## Remoto
module Remoto(clk,rst,entrada,comando,su,sd,suB,sdB,saida_1,saida1_1,saida2_1,soma_result_1,sinal_A,sinal_B);
clock: 6.19 ns
lec_check: 0
abc_area: 1
cap_margin: 0
core_margin: 2
core_utilization: 72
cts_cluster_size: 10
place_density: 0.4
slew_margin: 20
tns_end_percent: 10
run.sh (not shown) runs the stock make flow with config.mk's settings and CLKGATE_MAP_FILE=.
The baseline produced a layout that fails on negative setup slack.
Rerun with:
--- a/flow/config.mk
+++ b/flow/config.mk
@@ -8,6 +8,8 @@
 export ABC_AREA = 1
-export CAP_MARGIN = 0
+export CAP_MARGIN = 20
+export CORE_ASPECT_RATIO = 1.33
 export CORE_MARGIN = 2
 export CORE_UTILIZATION = 72
-export CTS_CLUSTER_SIZE = 10
+export CTS_CLUSTER_DIAMETER = 393
+export CTS_CLUSTER_SIZE = 98
 export PLACE_DENSITY = 0.4
The new run finished but fails on negative setup slack.
Final cell count rises by 0.35%.
Wire length rises by 6.4%.
Clock-buffer cell count rises by 1.
Sequential share of layout area falls by 0.17 points.
Synthesized area is unchanged.
Utilization rises by 0.42 points.
Maximum frequency falls by about 3%.
Die size hardly moves.
Setup slack loses 0.20 ns.
Sequential power is about the same.

========
## run 1
Starting RTL as in the previous note.
Design Remoto, start of the top module:
module Remoto(clk,rst,entrada,comando,su,sd,suB,sdB,saida_1,saida1_1,saida2_1,soma_result_1,sinal_A,sinal_B);
Settings: LEC_CHECK=0, ABC_AREA=1, CAP_MARGIN=20, CELL_PAD_IN_SITES_DETAIL_PLACEMENT=0, CORE_ASPECT_RATIO=1.39, CORE_MARGIN=2, CORE_UTILIZATION=40, CTS_CLUSTER_SIZE=28, SLEW_MARGIN=20; clock period 14.0 ns.
Changes in run 2 relative to run 1:
- a deleted ABC_AREA that had been 1
- a deleted CORE_ASPECT_RATIO that had been 1.39
- a deleted CTS_CLUSTER_SIZE that had been 28
- a deleted CELL_PAD_IN_SITES_DETAIL_PLACEMENT that had been 0
### Flow results
Delta(met2 track utilization from global routing, run 2 - run 1) < 0
Run 2 vs run 1: horizontal die dimension up in run 2
Run 2 does better than run 1 on detailed placer's ending HPWL.
| overall routed net length | lower: run 2 |
Share of synthesized cell area in and-or and or-and compound cells: lower on run 1
In run 2 relative to run 1, fmax had gone down by more than 10%.
In the tables for run 1 and run 2, clock buffer count reads lower with run 2.
| total buffers and inverters traversed by the critical path | higher: run 1 |
Cmp run 1 and run 2 / final area / higher: run 1
### run 2 -> run 3
- putting ABC_AREA at 1 where nothing was set
- putting CTS_CLUSTER_DIAMETER at 271 where nothing was set
- putting PLACE_DENSITY at 0.35 where nothing was set
- putting TNS_END_PERCENT at 15 where nothing was set
- swapping 40 for 56 in CORE_UTILIZATION
- putting CELL_PAD_IN_SITES_GLOBAL_PLACEMENT at 1 where nothing was set
- putting SETUP_SLACK_MARGIN at 3.95 where nothing was set
- putting CTS_CLUSTER_SIZE at 99 where nothing was set
==> comparison <==
- Summary of run 3 over run 2: total routed wirelength now sits lower; share of the core filled by cells before placement now sits higher.
- Compared with run 2, run 3 shows via density per instance lower by about 7%.
For run 4, these inputs were changed with respect to run 3:
- putting CELL_PAD_IN_SITES_DETAIL_PLACEMENT at 2 where nothing was set
- swapping 56 for 40 in CORE_UTILIZATION
- clearing SETUP_SLACK_MARGIN, which used to be 3.95
- clearing CELL_PAD_IN_SITES_GLOBAL_PLACEMENT, which used to be 1
- clearing CTS_CLUSTER_DIAMETER, which used to be 271
- clearing CTS_CLUSTER_SIZE, which used to be 99
- clearing PLACE_DENSITY, which used to be 0.35
- clearing TNS_END_PERCENT, which used to be 15
Notes after the runs:
In run 4 relative to run 3, number of global-route vias before repair had gone up by more than half. | global-route wire length before repair | run 4 vs run 3 | 69 mm higher |. Post-layout period usage of the worst path, run 3 and run 4: lower on run 3. Per the comparison of run 4 with run 3, core utilization went down by 18 points; total non-filler cell area in the finished layout increased by 160 µm² relative to the old numbers.
#### Input delta (run 5 over run 4)
- a deleted CELL_PAD_IN_SITES_DETAIL_PLACEMENT that had been 2
- a change of CORE_UTILIZATION from 40 to 56
- an added PLACE_DENSITY of 0.46
- an added CTS_CLUSTER_SIZE of 99
- an added TNS_END_PERCENT of 15
- an added SETUP_SLACK_MARGIN of -0.41
- an added CTS_CLUSTER_DIAMETER of 205
- an added CORE_ASPECT_RATIO of 0.5
==> results <==
Comparing the two runs side by side, run 5 comes out ahead of run 4 on die size.
Going from run 4 to run 5, I/O pin count held steady, clock buffer count in the final layout grew by 1.
Summary of run 5 over run 4: overall power consumption saw a decrease, fraction of standard cell area that is sequential rose by 0.25 points, overall routed net length now smaller.
Measured against run 5, the critical path depth of run 4 comes out at 0.923 times the reference value.
Measured against each other, run 4 and run 5 differ in overall global routing resource usage, the higher figure coming from run 4.
NOTE: final critical-path setup slack in run 5 exceeds that of run 4

========
Remoto again, from the RTL that the note above started with.
Settings: LEC_CHECK=0, CAP_MARGIN=5, CORE_MARGIN=2, CORE_UTILIZATION=70, CTS_CLUSTER_DIAMETER=358, CTS_CLUSTER_SIZE=54, HOLD_SLACK_MARGIN=0.29, SETUP_SLACK_MARGIN=-0.5, SLEW_MARGIN=20; clock period 6.44 ns.
The first run reached the layout checks and failed them: negative setup slack.
Rerun with:
- CAP_MARGIN: 5 -> 20
- CORE_UTILIZATION: 70 -> 64
- CTS_CLUSTER_DIAMETER: 358 -> unset
- clock period: 6.44 -> 6.02 ns (I/O delays scaled with it)
The changed run finished but failed the layout checks on negative setup slack.
Wire length shrinks by 2.3%.
Final area grows by 4.6%.
Sequential power grows by about 7%.
Power grows by 3.0%.
Die size grows by 9.1%.
Non-clock buffer count grows by 69.
Global-route usage shrinks by 3.0 points.
Hold slack is worse by 0.019 ns.
Flip-flop count is unchanged.
Rerun with:
- CORE_UTILIZATION: 64 -> 71
- CTS_CLUSTER_SIZE: 54 -> unset
- HOLD_SLACK_MARGIN: 0.29 -> unset
- SETUP_SLACK_MARGIN: -0.5 -> unset
- clock period: 6.02 -> 11.0 ns (I/O delays scaled with it)
Outcome: This time the run completed without violations; via count goes down by about 7%; clock skew stays flat; design area goes down by about 12%; final cell count goes down by about 11%; power goes down by about 45%; register-to-register slack improved by 4.9 ns; non-clock buffer count goes down by 208.
Rerun with:
- CORE_UTILIZATION: 71 -> 72
- PLACE_DENSITY: unset -> 0.39
- clock period: 11.0 -> 11.7 ns (I/O delays scaled with it)
Hold slack is better by 0.040 ns.
Die area goes down slightly.
Total power went down by a few percent.
Clock-buffer cell count came out higher by 2.
Clock skew is about the same.
Via count climbs slightly.
Utilization rose by 0.78 points.
Non-clock buffer count grows by 1.
Worst setup slack gets better by 0.68 ns.
Register-to-register slack improved by 0.71 ns.
Final area increases slightly.
Rerun with:
- CORE_UTILIZATION: 72 -> 70
- CTS_CLUSTER_SIZE: unset -> 47
- PLACE_DENSITY: 0.39 -> unset
- clock period: 11.7 -> 6.02 ns (I/O delays scaled with it)
Result:
- Now the flow ran to the end with violations: negative setup slack
- critical path depth goes down by 1
- final area goes up by 19%
- sequential cell count does not change

========
## the baseline
Remoto again, from the RTL that the note above started with.
Settings: LEC_CHECK=0, ABC_AREA=1, CAP_MARGIN=15, CORE_ASPECT_RATIO=0.52, CORE_MARGIN=3, CORE_UTILIZATION=71, CTS_CLUSTER_DIAMETER=346, CTS_CLUSTER_SIZE=99, GPL_ROUTABILITY_DRIVEN=0, PLACE_DENSITY_LB_ADDON=0.04, SETUP_SLACK_MARGIN=3.52, SLEW_MARGIN=20, TNS_END_PERCENT=5; clock period 11.8 ns.
Inputs modified between the baseline and the candidate:
Settings: MAX_ROUTING_LAYER now met4, previously not set; CTS_CLUSTER_SIZE now 76, was 99; CORE_ASPECT_RATIO no longer set, was 0.52; SETUP_SLACK_MARGIN now 2.05, was 3.52; TNS_END_PERCENT no longer set, was 5; CORE_MARGIN now 2, was 3; CTS_CLUSTER_DIAMETER now 198, was 346; the clock period (ns, I/O delays scaled along) now 7.27, was 11.8.
Notes after the runs:
The candidate: aborted in 5_1_grt (tool error). The baseline → the candidate: count of instances resized after the clock tree is built now larger, area after detailed placement now larger, area of the core comparable. The baseline -> the candidate: post-synthesis cell type count delta 0, exact match. The candidate vs the baseline on overall chip area: the candidate is the lower one.

========
Remoto again, from the RTL that the note above started with.
export LEC_CHECK = 0
export ABC_AREA = 1
export CAP_MARGIN = 20
export CORE_MARGIN = 2
export CORE_UTILIZATION = 70
export CTS_CLUSTER_DIAMETER = 221
export CTS_CLUSTER_SIZE = 15
export PLACE_DENSITY_LB_ADDON = 0.11
export SETUP_SLACK_MARGIN = 1.85
export SLEW_MARGIN = 20
export TNS_END_PERCENT = 100
create_clock -name core_clock -period 6.52 [get_ports {clk}]
The baseline died in global routing.
==> next run, changes <==
--- a/flow/config.mk
+++ b/flow/config.mk
@@ -10,8 +10,3 @@
 export CORE_MARGIN = 2
 export CORE_UTILIZATION = 70
-export CTS_CLUSTER_DIAMETER = 221
-export CTS_CLUSTER_SIZE = 15
-export PLACE_DENSITY_LB_ADDON = 0.11
-export SETUP_SLACK_MARGIN = 1.85
 export SLEW_MARGIN = 20
-export TNS_END_PERCENT = 100
==> flow/constraint.sdc (replaced) <==
create_clock -name core_clock -period 7.17 [get_ports {clk}]
set_input_delay 1.4340 -clock core_clock [delete_from_list [all_inputs] [get_ports {clk}]]
set_output_delay 1.4340 -clock core_clock [all_outputs]
set_load 0.01 [all_outputs]
Outcome: The new run completed without violations. Die size is unchanged. Synthesized area is unchanged. Synthesized cell count is unchanged.
==> next run, changes <==
--- a/flow/config.mk
+++ b/flow/config.mk
@@ -10,3 +10,6 @@
 export CORE_MARGIN = 2
 export CORE_UTILIZATION = 70
+export CTS_CLUSTER_SIZE = 74
+export PLACE_DENSITY_LB_ADDON = 0.0
+export SETUP_SLACK_MARGIN = 1.91
 export SLEW_MARGIN = 20
After rerunning: The new run died in global routing on GRT-0116; synthesized area is unchanged; synthesized cell count does not change; die size is unchanged.
==> next run, changes <==
==> flow/config.mk (replaced) <==
export PLATFORM = sky130hd
export DESIGN_NAME = Remoto
export DESIGN_NICKNAME = Remoto
export VERILOG_FILES = /design/flow/design.v
export SDC_FILE = /design/flow/constraint.sdc
export NUM_CORES = 4
export LEC_CHECK = 0
export CAP_MARGIN = 20
export CORE_MARGIN = 2
export CORE_UTILIZATION = 64
export SLEW_MARGIN = 20
==> flow/constraint.sdc (replaced) <==
create_clock -name core_clock -period 6.02 [get_ports {clk}]
set_input_delay 1.2040 -clock core_clock [delete_from_list [all_inputs] [get_ports {clk}]]
set_output_delay 1.2040 -clock core_clock [all_outputs]
set_load 0.01 [all_outputs]
After rerunning: This time the run finished but fails on negative setup slack. Area after synthesis fell by 1.9%. Die area rose by 7.1%. Synthesized cell count fell by 18%.
==> next run, changes <==
--- a/flow/config.mk
+++ b/flow/config.mk
@@ -6,6 +6,9 @@
 export NUM_CORES = 4
 export LEC_CHECK = 0
+export ABC_AREA = 1
 export CAP_MARGIN = 20
 export CORE_MARGIN = 2
-export CORE_UTILIZATION = 64
+export CORE_UTILIZATION = 72
+export PLACE_DENSITY = 0.4
 export SLEW_MARGIN = 20
+export TNS_END_PERCENT = 10
==> flow/constraint.sdc (replaced) <==
create_clock -name core_clock -period 6.19 [get_ports {clk}]
set_input_delay 1.2380 -clock core_clock [delete_from_list [all_inputs] [get_ports {clk}]]
set_output_delay 1.2380 -clock core_clock [all_outputs]
set_load 0.01 [all_outputs]
Effect: The changed run reached the layout checks and failed them: negative setup slack. Wire length hardly moves. Via count went up by about 6%. Global-route usage goes up by 2.2 points. Total power is lower by about 5%. Final cell count goes up by 10%. Sequential share of layout area goes up by 1.3 points. Setup slack improves by 0.082 ns. Final area came out lower by about 7%. Synthesized cell count grows by about 21%. Worst hold slack gets better by 0.022 ns.
==> next run, changes <==
--- a/flow/config.mk
+++ b/flow/config.mk
@@ -10,5 +10,6 @@
 export CORE_MARGIN = 2
 export CORE_UTILIZATION = 72
-export PLACE_DENSITY = 0.4
+export CTS_CLUSTER_SIZE = 99
+export PLACE_DENSITY = 0.39
+export SETUP_SLACK_MARGIN = 1.06
 export SLEW_MARGIN = 20
-export TNS_END_PERCENT = 10
==> flow/constraint.sdc (replaced) <==
create_clock -name core_clock -period 11.7 [get_ports {clk}]
set_input_delay 2.3400 -clock core_clock [delete_from_list [all_inputs] [get_ports {clk}]]
set_output_delay 2.3400 -clock core_clock [all_outputs]
set_load 0.01 [all_outputs]
Effect: With this change the flow finished clean. Total power goes down by 49%. Core utilization goes down by 6.7 points. Die area is unchanged. Global-route usage goes down by 1.4 points. Routed wire length goes down by 17%. Sequential power goes down by 47%. Hold slack loses 0.0095 ns. Final cell count goes down by 3.4%.
Power is estimated from default activity; no workload was simulated.
